## v33
Design DE2_115_Project_Top, start of the top module:
module DE2_115_Project_Top (
    input  wire        CLOCK_50,
    input  wire        RST,       
    input  wire [3:0]  KEY,       
    input  wire [17:0] SW,        
    output wire [7:0]  LCD_DATA,
    output wire        LCD_RS,
    output wire        LCD_RW,
    output wire        LCD_EN,
    output wire        LCD_ON,   
    output wire        LCD_BLON
);
    assign LCD_ON   = 1'b1;
    assign LCD_BLON = 1'b1;
    wire        cpu_lcd_start;
    wire [2:0]  cpu_lcd_opcode;
    wire [3:0]  cpu_lcd_reg_idx;
    wire [15:0] cpu_lcd_value;
    wire        lcd_is_busy;
    wire system_reset;          
    wire is_splash_screen;  
    wire is_shutdown_screen;  
    wire button_power = !KEY[0];
    wire button_send  = !KEY[1];
    module_mini_cpu cpu (
        .clk(CLOCK_50),
        .rst(RST),
        .button_power(button_power),
        .button_send(button_send),
        .switches(SW),
        .system_reset_out(system_reset),
        .show_splash_req(is_splash_screen),
        .force_blank_req(is_shutdown_screen),
        .lcd_start(cpu_lcd_start),
        .lcd_opcode(cpu_lcd_opcode),
        .lcd_reg_index(cpu_lcd_reg_idx),
        .lcd_value(cpu_lcd_value),
        .lcd_busy(lcd_is_busy)
    );
    lcd_controller display_ctrl (
        .clk(CLOCK_50),
        .rst(system_reset),         
        .start_update(cpu_lcd_start),
        .mode_splash(is_splash_screen),
        .mode_blank(is_shutdown_screen),
        .instruction_opcode(cpu_lcd_opcode),
        .register_index(cpu_lcd_reg_idx),
        .register_value(cpu_lcd_value),
        .busy_flag(lcd_is_busy),
        .lcd_data(LCD_DATA),
        .lcd_rs(LCD_RS),
        .lcd_rw(LCD_RW),
        .lcd_e(LCD_EN)
    );
endmodule
Size in the first run: about 520 flip-flops.
==> flow/config.mk <==
export PLATFORM = sky130hd
export DESIGN_NAME = DE2_115_Project_Top
export DESIGN_NICKNAME = DE2_115_Project_Top
export VERILOG_FILES = /design/flow/design.v
export SDC_FILE = /design/flow/constraint.sdc
export NUM_CORES = 4
export LEC_CHECK = 0
export CAP_MARGIN = 20
export CORE_MARGIN = 2
export CORE_UTILIZATION = 66
export SETUP_SLACK_MARGIN = 3.63
export SLEW_MARGIN = 20
==> flow/constraint.sdc <==
create_clock -name core_clock -period 13.6 [get_ports {CLOCK_50}]
set_input_delay 2.7200 -clock core_clock [delete_from_list [all_inputs] [get_ports {CLOCK_50}]]
set_output_delay 2.7200 -clock core_clock [all_outputs]
set_load 0.01 [all_outputs]
run.sh (not shown) runs the stock make flow with config.mk's settings and CLKGATE_MAP_FILE=.
No stage failed in v33, and the final checks on the layout all came back clean.
Changes in v4 relative to v33:
- a change of SETUP_SLACK_MARGIN from 3.63 to 1.85
- an added PLACE_DENSITY_LB_ADDON of 0.06
- an added CTS_CLUSTER_DIAMETER of 250
- an added ABC_AREA of 1
- a change of CORE_UTILIZATION from 66 to 72
- an added CTS_CLUSTER_SIZE of 13
- a change of the clock period (ns, I/O delays scaled along) from 13.6 to 6.82
Results
v4 ran in full, but the layout does not pass; the checks complain about negative setup slack. Per the comparison of v4 with v33, leakage power of the design grew by 20%, synthesis area per yosys shrank by 1.3%. Sort v33 and v4 by number of vias in the routed layout desc -> top: v4.
[inputs] v5 vs v4
- PLACE_DENSITY_LB_ADDON: 0.06 -> unset
- SLEW_MARGIN: 20 -> 15
- CTS_CLUSTER_SIZE: 13 -> unset
- SETUP_SLACK_MARGIN: 1.85 -> unset
- ABC_AREA: 1 -> unset
- CTS_CLUSTER_DIAMETER: 250 -> unset
- CORE_UTILIZATION: 72 -> 40
- CELL_PAD_IN_SITES_GLOBAL_PLACEMENT: unset -> 2
- the clock period (ns, I/O delays scaled along): 6.82 -> 20.0
## What came out
v5 finished every step from synthesis to the final layout, and the layout passed the timing, design-rule and antenna checks.
sequential cells as the power group with the highest consumption was reported by v4, and clock by v5.
Number of cells produced by synthesis was lower in v5 than in v4.
Power attributed to combinational cells (higher): v4
Summary: with v4 as the reference, routed length per instance in v5 moved up slightly.

## job 6329
DE2_115_Project_Top again, from the RTL that the note above started with.
Design DE2_115_Project_Top, start of the top module:
module DE2_115_Project_Top (
    input  wire        CLOCK_50,
    input  wire        RST,       
    input  wire [3:0]  KEY,       
    input  wire [17:0] SW,        
    output wire [7:0]  LCD_DATA,
    output wire        LCD_RS,
    output wire        LCD_RW,
    output wire        LCD_EN,
    output wire        LCD_ON,   
    output wire        LCD_BLON
);
    assign LCD_ON   = 1'b1;
    assign LCD_BLON = 1'b1;
    wire        cpu_lcd_start;
    wire [2:0]  cpu_lcd_opcode;
    wire [3:0]  cpu_lcd_reg_idx;
    wire [15:0] cpu_lcd_value;
    wire        lcd_is_busy;
    wire system_reset;          
    wire is_splash_screen;  
    wire is_shutdown_screen;  
    wire button_power = !KEY[0];
    wire button_send  = !KEY[1];
    module_mini_cpu cpu (
        .clk(CLOCK_50),
        .rst(RST),
        .button_power(button_power),
        .button_send(button_send),
        .switches(SW),
        .system_reset_out(system_reset),
  ...
clock: 10.3 ns
lec_check: 0
cap_margin: 20
core_margin: 2
core_utilization: 40
slew_margin: 20
Job 6329 | stages: all done | timing, DRC, antenna: all pass
Inputs modified between job 6329 and job 6471:
Settings: CORE_UTILIZATION: 40 -> 72; ABC_AREA: unset -> 1; PLACE_DENSITY_LB_ADDON: unset -> 0.06; GPL_ROUTABILITY_DRIVEN: unset -> 0; CTS_CLUSTER_DIAMETER: unset -> 250; the clock period (ns, I/O delays scaled along): 10.3 -> 6.82.
## What came out
| job 6471 | all stages done | FAIL | negative setup slack |. The part of the Yosys area used for sequential elements number comes out lower for job 6329 vs job 6471. Changes observed in job 6471 relative to job 6329: total negative setup slack dropped 7.96 ns; peak supply drop climbed 66%; clock-pin transition on the worst setup and hold timing paths barely changed; fmax climbed about 24%; clock power climbed 46%. Job 6471 ends up with lower synthesized cell area than job 6329 does. Relative to job 6329, routed wire length increased by 12,000 um in job 6471. Going from job 6329 to job 6471, power share of the clock group shrinks by 2.0 points. [job 6471] cell area rose 3.4% relative to job 6329.
The following lists how job 2654 was set up differently from job 6471:
Settings: removing GPL_ROUTABILITY_DRIVEN (formerly 0); removing PLACE_DENSITY_LB_ADDON (formerly 0.06); changing CTS_CLUSTER_DIAMETER from 250 to 93; removing ABC_AREA (formerly 1).
## What came out
| job 2654 | all stages done | FAIL | negative setup slack |
Job 2654: final total power is about 1.8% higher than what job 6471 reported.
| clock skew | job 6471 vs job 2654 | ≈ equal |
Compared to job 6471, job 2654 has met1 routing resource usage after global routing 2.4 points higher.
Signed area change from the synthesized netlist to the final layout: job 2654 higher than job 6471
Changes observed in job 2654 relative to job 6471: final-layout worst hold slack went up, area of all placed cells without fillers rose 1600 sq um, required arrival time at the worst endpoint now sits higher, combinational share of power now smaller, compound-gate portion of the synthesized area has decreased.
Setup changes, job 2654 to job 9364
Settings: putting SETUP_SLACK_MARGIN at -0.58 where nothing was set; swapping 93 for 94 in CTS_CLUSTER_DIAMETER; putting ABC_AREA at 1 where nothing was set; putting PLACE_DENSITY_LB_ADDON at 0.04 where nothing was set; swapping 6.82 for 5.77 in the clock period (ns, I/O delays scaled along).
Findings:
- Although it ran to completion, job 9364 produced a layout that fails the final checks because of negative setup slack.
- Lower delay contributed by the slowest stage of the critical path goes to job 9364 over job 2654.
- Compared with job 2654, in job 9364 y dimension of the die decreased by 0.65% relative to the old numbers; worst hold slack fell 0.062 ns; net total in the final layout went up by about 28%.
- The first-pass GRT wire length of job 9364 was superior to that of job 2654.
- Per the comparison of job 9364 with job 2654, total via count in the routed design now larger; simple-gate portion of the synthesized area now larger; clock distribution area overhead in the final layout now larger; sequential element share of the synthesized area now larger; clock power now larger.
Setup changes, job 9364 to job 5432
Settings: removing ABC_AREA (formerly 1); removing SETUP_SLACK_MARGIN (formerly -0.58); removing PLACE_DENSITY_LB_ADDON (formerly 0.04); changing the clock period (ns, I/O delays scaled along) from 5.77 to 7.05.
### Flow results
Job 5432: all stages done; final checks FAILED (negative setup slack).
A path category of the worst min-delay check of flip-flop to flip-flop is what job 9364 shows, while flip-flop to async pin belongs to job 5432.
Internal reg-to-reg setup slack, job 9364 and job 5432: larger value in job 5432
The combinational fraction of design power of job 5432 falls short of that of job 9364 by 1.5 points.
Job 5432 against job 9364; worst reg-to-reg path cell count is down by more than a quarter.
Delta (job 5432 minus job 9364): largest net degree at the start of global routing shows a reduction of 9.3%, power shows a reduction of 2.2 mW.
Power figures rest on the tool's default switching activity, not on a simulated workload.
